== build 67 ==
Design cordic, start of the top module:
module cordic (
    input clk,
    input rst_n,
    input start,
    input [15:0] angle,
    output reg [15:0] cos,
    output reg [15:0] sin
);
    reg [15:0] sampled_angle;
    reg [15:0] inner_angle;
    reg working;
    reg [3:0] state;
    wire [15:0] ei_radian;
    wire [15:0] tanei;
    wire [15:0] new_inner_angle;
    wire [15:0] new_sin;
    wire [15:0] new_cos;
    wire neg;
    always@(posedge clk or negedge rst_n) begin
        if (!rst_n == 1'b1) begin
            sampled_angle <= 16'b0;
        end
        else begin
            if (start == 1'b1) begin
                sampled_angle <= angle;
            end
            else begin
                sampled_angle <= sampled_angle;
            end
        end
    end
    always@(posedge clk or negedge rst_n) begin
        if (!rst_n == 1'b1) begin
            inner_angle <= 16'b0;
        end
        else begin
            if (start == 1'b1) begin
                inner_angle <= 16'b0;
            end
  ...
export LEC_CHECK = 0
export ABC_AREA = 1
export CAP_MARGIN = 20
export CORE_MARGIN = 2
export CORE_UTILIZATION = 72
export CTS_CLUSTER_DIAMETER = 364
export CTS_CLUSTER_SIZE = 100
export PLACE_DENSITY = 0.39
export SETUP_SLACK_MARGIN = -0.66
export SLEW_MARGIN = 20
create_clock -name core_clock -period 9.44 [get_ports {clk}]
run.sh (not shown) runs the stock make flow with config.mk's settings and CLKGATE_MAP_FILE=.
To summarise build 67: no stage aborted, but the layout did not pass its checks, failing on negative setup slack.
#### Input delta (build 95 over build 67)
# build 67
export LEC_CHECK = 0
export ABC_AREA = 1
export CAP_MARGIN = 20
export CORE_MARGIN = 2
export CORE_UTILIZATION = 72
export CTS_CLUSTER_DIAMETER = 364
export CTS_CLUSTER_SIZE = 100
export PLACE_DENSITY = 0.39
export SETUP_SLACK_MARGIN = -0.66
export SLEW_MARGIN = 20
create_clock -name core_clock -period 9.44 [get_ports {clk}]
# build 95
export LEC_CHECK = 0
export ABC_AREA = 1
export CAP_MARGIN = 20
export CORE_MARGIN = 2
export CORE_UTILIZATION = 69
export SLEW_MARGIN = 20
create_clock -name core_clock -period 20.4 [get_ports {clk}]
Results
Build 95 was carried through to the last stage, and its layout satisfied the timing, design-rule and antenna checks. Compared with build 67, build 95 shows floorplan core density lower by 2.8 points. Count of vias placed by the detailed router is higher on build 67. Fraction of power spent switching nets: build 67 and build 95 compared, higher one is build 95. Between build 67 and build 95, routing usage on met1 is higher for build 67, build 95 comes in under that. Power in combinational cells in build 95 vs build 67: down 67%. Taking build 67 as the reference point, the setup slack after layout of build 95 rises by 9.20 ns. sky130_fd_sc_hd__clkinv_1 as the critical-path cell with the highest stage delay was reported by build 95, and sky130_fd_sc_hd__fa_2 by build 67.
Setup changes, build 95 to build 60
# build 95
export LEC_CHECK = 0
export ABC_AREA = 1
export CAP_MARGIN = 20
export CORE_MARGIN = 2
export CORE_UTILIZATION = 69
export SLEW_MARGIN = 20
create_clock -name core_clock -period 20.4 [get_ports {clk}]
# build 60
export LEC_CHECK = 0
export CAP_MARGIN = 20
export CORE_MARGIN = 2
export CORE_UTILIZATION = 18
export SLEW_MARGIN = 20
create_clock -name core_clock -period 15.5 [get_ports {clk}]
Notes after the runs:
Build 60 reports its beginning of the critical path as state[0]$_DFF_PN0_ while build 95 reports state[1]$_DFF_PN0_.
Delta (build 60 minus build 95): total chip power higher; sequential power higher; utilization lower.
Compared with build 95, build 60 shows maximum number of pins on one net before global-route repair higher by 13.
Between build 95 and build 60, the arrival time at the worst endpoint is lower for build 60.
Going from build 95 to build 60, sequential share of power grows by 3.2 points.
Required arrival time at the worst endpoint ended up 4.85 ns lower on build 60 than on build 95.
Build 60 was carried through to the last stage, and its layout satisfied the timing, design-rule and antenna checks.
Edits applied to the flow inputs when going from build 60 to build 47:
# build 60
export LEC_CHECK = 0
export CAP_MARGIN = 20
export CORE_MARGIN = 2
export CORE_UTILIZATION = 18
export SLEW_MARGIN = 20
create_clock -name core_clock -period 15.5 [get_ports {clk}]
# build 47
export LEC_CHECK = 0
export CAP_MARGIN = 20
export CORE_MARGIN = 2
export CORE_UTILIZATION = 15
export SLEW_MARGIN = 20
create_clock -name core_clock -period 20.4 [get_ports {clk}]
Findings:
Comparing build 60 and build 47, the lower switching power of the nets is on build 47. Data arrival at the endpoint of the critical path in build 47 is 1.30 ns higher than in build 60. The final-layout worst hold slack of build 60 and that of build 47 are within noise of each other. Going from build 60 to build 47, maximum VDD drop has decreased; tally of non-filler cells in the final layout has increased. Sort build 60 and build 47 by full die area desc -> top: build 47. When build 47 is measured against build 60, its overall global routing resource usage turns out 1.6 points lower. In the flow results for build 60 and build 47, the count of buffers not belonging to the clock network in the layout is smaller on build 47. Diff build 60 -> build 47: register share of the cell area flat, design area down about 1%, proportion of power drawn by combinational gates down 0.8 points.

========
The RTL this note starts from:
==> flow/design.v <==
module fa(
    input a,
    input b,
    input cin,
    output s,
    output cout
);
    assign s = a ^ b  ^ cin;
    assign cout = (a & b) ^ (cin & (a ^ b));
endmodule
module ha(
    input a,
    input b,
    output s,
    output cout
);
    assign s = a ^ b;
    assign cout = a & b;
endmodule
module basic_unit_ha_and(
    input in_x,
    input in_a,
    input in_b,
    output s,
    output cout
);
    wire in_y;
    assign in_y = in_a & in_b;
    assign s = in_x ^ in_y;
    assign cout = in_x & in_y;
endmodule
module basic_unit_fa_and(
    input in_x,
    input in_a,
    input in_b,
    input cin,
    output s,
    output cout
);
    wire in_y;
    assign in_y = in_a & in_b;
    assign s = in_x ^ in_y ^ cin;
    assign cout = (in_x & in_y) ^ (cin & (in_x ^ in_y));
endmodule
module adder_16bit(
    input   [15:0] a,
    input   [15:0] b,
    output  [15:0] out
);
    wire [15:0] s;
    wire [15:0] cout;
    ha i_ha_0 (.a(a[0]), .b(b[0]), .s(s[0]), .cout(cout[0]));
    generate 
        genvar i_adder;
        for(i_adder=1; i_adder<16; i_adder=i_adder+1) begin: adder_for_bits
            fa i_fa (.a(a[i_adder]), .b(b[i_adder]), .cin(cout[i_adder-1]), .s(s[i_adder]), .cout(cout[i_adder]));
        end
    endgenerate
    assign out[15:0] = s[15:0];
endmodule
module lut(
    input [3:0] index,
    output reg [15:0] ei_radian,
    output reg [15:0] tanei
);
    always@(*)
    begin
        case(index)
        4'b0000: begin
            ei_radian = 16'b0000000000000000;
            tanei = 16'h0000;
        end
        4'b0001: begin
            ei_radian = 16'b0110010010000111;
            tanei = 16'h8000;
        end
        4'b0010: begin
            ei_radian = 16'b0011101101011000;
            tanei = 16'h4000;
        end
        4'b0011: begin
            ei_radian = 16'b0001111101011011;
            tanei = 16'h2000;
        end
        4'b0100: begin
            ei_radian = 16'b0000111111101010;
            tanei = 16'h1000;
        end
        4'b0101: begin
            ei_radian = 16'b0000011111111101;
            tanei = 16'h0800;
        end
        4'b0110: begin
            ei_radian = 16'b0000001111111111;
            tanei = 16'h0400;
        end
        4'b0111: begin
            ei_radian = 16'b0000000111111111;
            tanei = 16'h0200;
        end
        4'b1000: begin
            ei_radian = 16'b0000000011111111;
            tanei = 16'h0100;
        end
        4'b1001: begin
            ei_radian = 16'b0000000001111111;
            tanei = 16'h0080;
        end
        4'b1010: begin
            ei_radian = 16'b0000000000111111;
            tanei = 16'h0040;
        end
        4'b1011: begin
            ei_radian = 16'b0000000000011111;
            tanei = 16'h0020;
        end
        4'b1100: begin
            ei_radian = 16'b0000000000001111;
            tanei = 16'h0010;
        end
        4'b1101: begin
            ei_radian = 16'b0000000000000111;
            tanei = 16'h0008;
        end
        4'b1110: begin
            ei_radian = 16'b0000000000000011;
            tanei = 16'h0004;
        end
        4'b1110: begin
            ei_radian = 16'b0000000000000001;
            tanei = 16'h0002;
        end
        default: begin
            ei_radian = 16'b0000000000000000;
            tanei = 16'h0000;
        end
        endcase
    end
endmodule
module add_or_sub_unit(
    input neg,
    input [15:0] ei_radian,
    input [15:0] inner_angle,
    output [15:0] new_inner_angle
);
    wire [15:0] signed_ei_radian;
    assign signed_ei_radian = neg ? {{~{ei_radian}+1}} : ei_radian;
    adder_16bit i_adder_16b_0 (.a(signed_ei_radian), .b(inner_angle), .out(new_inner_angle));
endmodule
module unsigned_unit_first_line(
    input [15:0] in_a,
    input  in_b,
    output [15:0] s
);
    generate
        genvar i_and;
        for(i_and=0;i_and<16;i_and=i_and+1) begin: unsigned_unit_second_line_generate
            assign s[i_and] = in_a[i_and] & in_b;
        end
    endgenerate
endmodule
module unsigned_unit_second_line(
    input [15:0] in_x,
    input [15:0] in_a,
    input  in_b,
    output [15:0] s,
    output [15:0] cout
);
    generate
        genvar i_buh;
        for(i_buh=0;i_buh<16;i_buh=i_buh+1) begin: unsigned_unit_second_line_generate
            basic_unit_ha_and   i_buha  (.in_x(in_x[i_buh]), .in_a(in_a[i_buh]), .in_b(in_b), .s(s[i_buh]), .cout(cout[i_buh]));
        end
    endgenerate
endmodule
module unsigned_unit_line(
    input [15:0] in_x,
    input [15:0] in_a,
    input  in_b,
    input [15:0] cin,
    output [15:0] s,
    output [15:0] cout
);
    generate
        genvar i_buf;
        for(i_buf=0;i_buf<16;i_buf=i_buf+1) begin: unsigned_unit_second_line_generate
            basic_unit_fa_and   i_bufa  (.in_x(in_x[i_buf]), .in_a(in_a[i_buf]), .in_b(in_b), .cin(cin[i_buf]), .s(s[i_buf]), .cout(cout[i_buf]));
        end
    endgenerate
endmodule
module multiply_and_add_unit(
    input [15:0] in,
    input [15:0] a,
    input [15:0] b,
    input neg,
    output [15:0] out
);
    wire [15:0] s_line [15:0];
    wire [15:0] cout_line [15:1];
    unsigned_unit_first_line    i_bul_0 (.in_a(a), .in_b(b[0]), .s(s_line[0]));
    unsigned_unit_second_line   i_bul_1 (.in_x({1'b0, s_line[0][15:1]}), .in_a(a), .in_b(b[1]), .s(s_line[1]), .cout(cout_line[1]));
    unsigned_unit_line          i_bul_2 (.in_x({1'b0, s_line[1][15:1]}), .in_a(a), .in_b(b[2]), .cin(cout_line[1]), .s(s_line[2]), .cout(cout_line[2]));
    generate
        genvar i_bul_mac;
        for(i_bul_mac=2;i_bul_mac<16;i_bul_mac=i_bul_mac+1) begin: unsigned_unit_line_generate
            unsigned_unit_line  i_bul_mac_unit (.in_x({1'b0, s_line[i_bul_mac-1][15:1]}), .in_a(a), .in_b(b[i_bul_mac]), .cin(cout_line[i_bul_mac-1]), .s(s_line[i_bul_mac]), .cout(cout_line[i_bul_mac]));
        end
    endgenerate
    wire [31:0] product_32b;
    generate
        genvar i_s;
        for(i_s=0;i_s<16;i_s=i_s+1) begin: unsigned_output_low_generate
            assign product_32b[i_s] = s_line[i_s][0];
        end
    endgenerate
    adder_16bit i_adder_16b_0 (.a({s_line[15][15:0]}), .b(cout_line[15]), .out(product_32b[31:16]));
    wire [15:0] pos_or_neg;
    assign pos_or_neg = neg ? {{~{product_32b[31:16]}+1}} : {product_32b[31:16]};
    adder_16bit i_adder_16b_1 (.a(in), .b(pos_or_neg), .out(out));
endmodule
module cordic (
    input clk,
    input rst_n,
    input start,
    input [15:0] angle,
    output reg [15:0] cos,
    output reg [15:0] sin
);
    reg [15:0] sampled_angle;
    reg [15:0] inner_angle;
    reg working;
    reg [3:0] state;
    wire [15:0] ei_radian;
    wire [15:0] tanei;
    wire [15:0] new_inner_angle;
    wire [15:0] new_sin;
    wire [15:0] new_cos;
    wire neg;
    always@(posedge clk or negedge rst_n) begin
        if (!rst_n == 1'b1) begin
            sampled_angle <= 16'b0;
        end
        else begin
            if (start == 1'b1) begin
                sampled_angle <= angle;
            end
            else begin
                sampled_angle <= sampled_angle;
            end
        end
    end
    always@(posedge clk or negedge rst_n) begin
        if (!rst_n == 1'b1) begin
            inner_angle <= 16'b0;
        end
        else begin
            if (start == 1'b1) begin
                inner_angle <= 16'b0;
            end
            else begin
                inner_angle <= new_inner_angle;
            end
        end
    end
    always@(posedge clk or negedge rst_n) begin
        if (!rst_n == 1'b1) begin
            working <= 1'b0;
        end
        else begin
            if (start == 1'b1) begin
                working <= 1'b1;
            end
            else begin
                if (state == 4'b1111) begin
                    working <= 1'b0;
                end
                else begin
                    working <= working;
                end
            end
        end
    end
    always@(posedge clk or negedge rst_n) begin
        if (!rst_n == 1'b1) begin
            state <= 4'b0;
        end
        else begin
            if (start == 1'b1) begin
                state <= 4'b0;
            end
            else begin
                if (working == 1'b0) begin
                    state <= 4'b0;
                end
                else begin
                    state <= state + 1;
                end
            end
        end
    end
    always@(posedge clk or negedge rst_n) begin
        if (!rst_n == 1'b1) begin
            sin <= 16'b0;
        end
        else begin
            if (start == 1'b1) begin
                sin <= 16'b0;
            end
            else begin
                if (working == 1'b0) begin
                    sin <= sin;
                end
                else begin
                    sin <= new_sin;
                end
            end
        end
    end
    always@(posedge clk or negedge rst_n) begin
        if (!rst_n == 1'b1) begin
            cos <= 16'b0;
        end
        else begin
            if (start == 1'b1) begin
                cos <= 16'b0100110110111010;
            end
            else begin
                if (working == 1'b0) begin
                    cos <= cos;
                end
                else begin
                    cos <= new_cos;
                end
            end
        end
    end
    lut i_lut_0 (.index(state), .ei_radian(ei_radian),  .tanei(tanei));
    assign neg = (inner_angle <= sampled_angle) ? 0 : 1;
    add_or_sub_unit i_aoru (.neg(neg), .ei_radian(ei_radian), .inner_angle(inner_angle), .new_inner_angle(new_inner_angle));
    multiply_and_add_unit i_mac_cos (.in(cos), .a(tanei), .b(sin), .neg(~neg), .out(new_cos));
    multiply_and_add_unit i_mac_sin (.in(sin), .a(tanei), .b(cos), .neg(neg), .out(new_sin));
endmodule
make LEC_CHECK=0 CAP_MARGIN=20 CORE_MARGIN=2 CORE_UTILIZATION=40 SLEW_MARGIN=20 finish   # period 18.9 ns
Change:
--- a/flow/config.mk
+++ b/flow/config.mk
@@ -7,5 +7,7 @@
 export LEC_CHECK = 0
+export ABC_AREA = 1
 export CAP_MARGIN = 20
 export CORE_MARGIN = 2
-export CORE_UTILIZATION = 40
+export CORE_UTILIZATION = 62
+export CTS_CLUSTER_SIZE = 97
 export SLEW_MARGIN = 20
==> flow/constraint.sdc (replaced) <==
create_clock -name core_clock -period 9.23 [get_ports {clk}]
set_input_delay 1.8460 -clock core_clock [delete_from_list [all_inputs] [get_ports {clk}]]
set_output_delay 1.8460 -clock core_clock [all_outputs]
set_load 0.01 [all_outputs]
The changed run ran to the end with violations: negative setup slack.
Area after synthesis falls by 5.6%.
Die area came out lower by 38%.
First-iteration DRC count climbs by 3.4%.
Worst setup slack is worse by 7.7 ns.
Global-route usage increases by 15 points.
Via count goes up by 10%.
Core utilization rose by 32 points.
Sequential cell count stays the same.
Non-clock buffer count rose by 207.
Total power grows by 150%.
Change:
--- a/flow/config.mk
+++ b/flow/config.mk
@@ -7,7 +7,6 @@
 export LEC_CHECK = 0
-export ABC_AREA = 1
 export CAP_MARGIN = 20
 export CORE_MARGIN = 2
-export CORE_UTILIZATION = 62
-export CTS_CLUSTER_SIZE = 97
+export CORE_UTILIZATION = 65
 export SLEW_MARGIN = 20
+export TNS_END_PERCENT = 75
==> flow/constraint.sdc (replaced) <==
create_clock -name core_clock -period 11.7 [get_ports {clk}]
set_input_delay 2.3400 -clock core_clock [delete_from_list [all_inputs] [get_ports {clk}]]
set_output_delay 2.3400 -clock core_clock [all_outputs]
set_load 0.01 [all_outputs]
The changed run completed and failed the layout checks on negative setup slack.
Worst setup slack improves by 2.4 ns.
Final cell count is lower by 8.0%.
Sequential share of layout area is lower by 0.25 points.
Global-route usage is lower by 0.91 points.
Via count is lower by 1.8%.
Die size is higher by about 1%.
Change:
--- a/flow/config.mk
+++ b/flow/config.mk
@@ -9,4 +9,4 @@
 export CORE_MARGIN = 2
-export CORE_UTILIZATION = 65
+export CORE_UTILIZATION = 40
+export SETUP_SLACK_MARGIN = 1.46
 export SLEW_MARGIN = 20
-export TNS_END_PERCENT = 75
==> flow/constraint.sdc (replaced) <==
create_clock -name core_clock -period 15.5 [get_ports {clk}]
set_input_delay 3.1000 -clock core_clock [delete_from_list [all_inputs] [get_ports {clk}]]
set_output_delay 3.1000 -clock core_clock [all_outputs]
set_load 0.01 [all_outputs]
Now the flow finished with timing, DRC and antenna clean; worst setup slack gains 3.6 ns; first-iteration DRC count goes down by a quarter to a third; count of clock-buffer cells in the layout climbs by 2; maximum frequency fell slightly.
Change:
--- a/flow/config.mk
+++ b/flow/config.mk
@@ -9,4 +9,4 @@
 export CORE_MARGIN = 2
-export CORE_UTILIZATION = 40
-export SETUP_SLACK_MARGIN = 1.46
+export CORE_UTILIZATION = 65
+export CTS_CLUSTER_DIAMETER = 232
 export SLEW_MARGIN = 20
==> flow/constraint.sdc (replaced) <==
create_clock -name core_clock -period 12.7 [get_ports {clk}]
set_input_delay 2.5400 -clock core_clock [delete_from_list [all_inputs] [get_ports {clk}]]
set_output_delay 2.5400 -clock core_clock [all_outputs]
set_load 0.01 [all_outputs]
The new run completed, yet does not pass: negative setup slack.
Via count rose by 4.2%.
Critical path depth fell by 2.
Maximum frequency rose by 2.0%.
Utilization rose by 30 points.
Synthesized area is unchanged.
Die area fell by 38%.
No activity file was given, so power comes from the tool's default toggle rates.
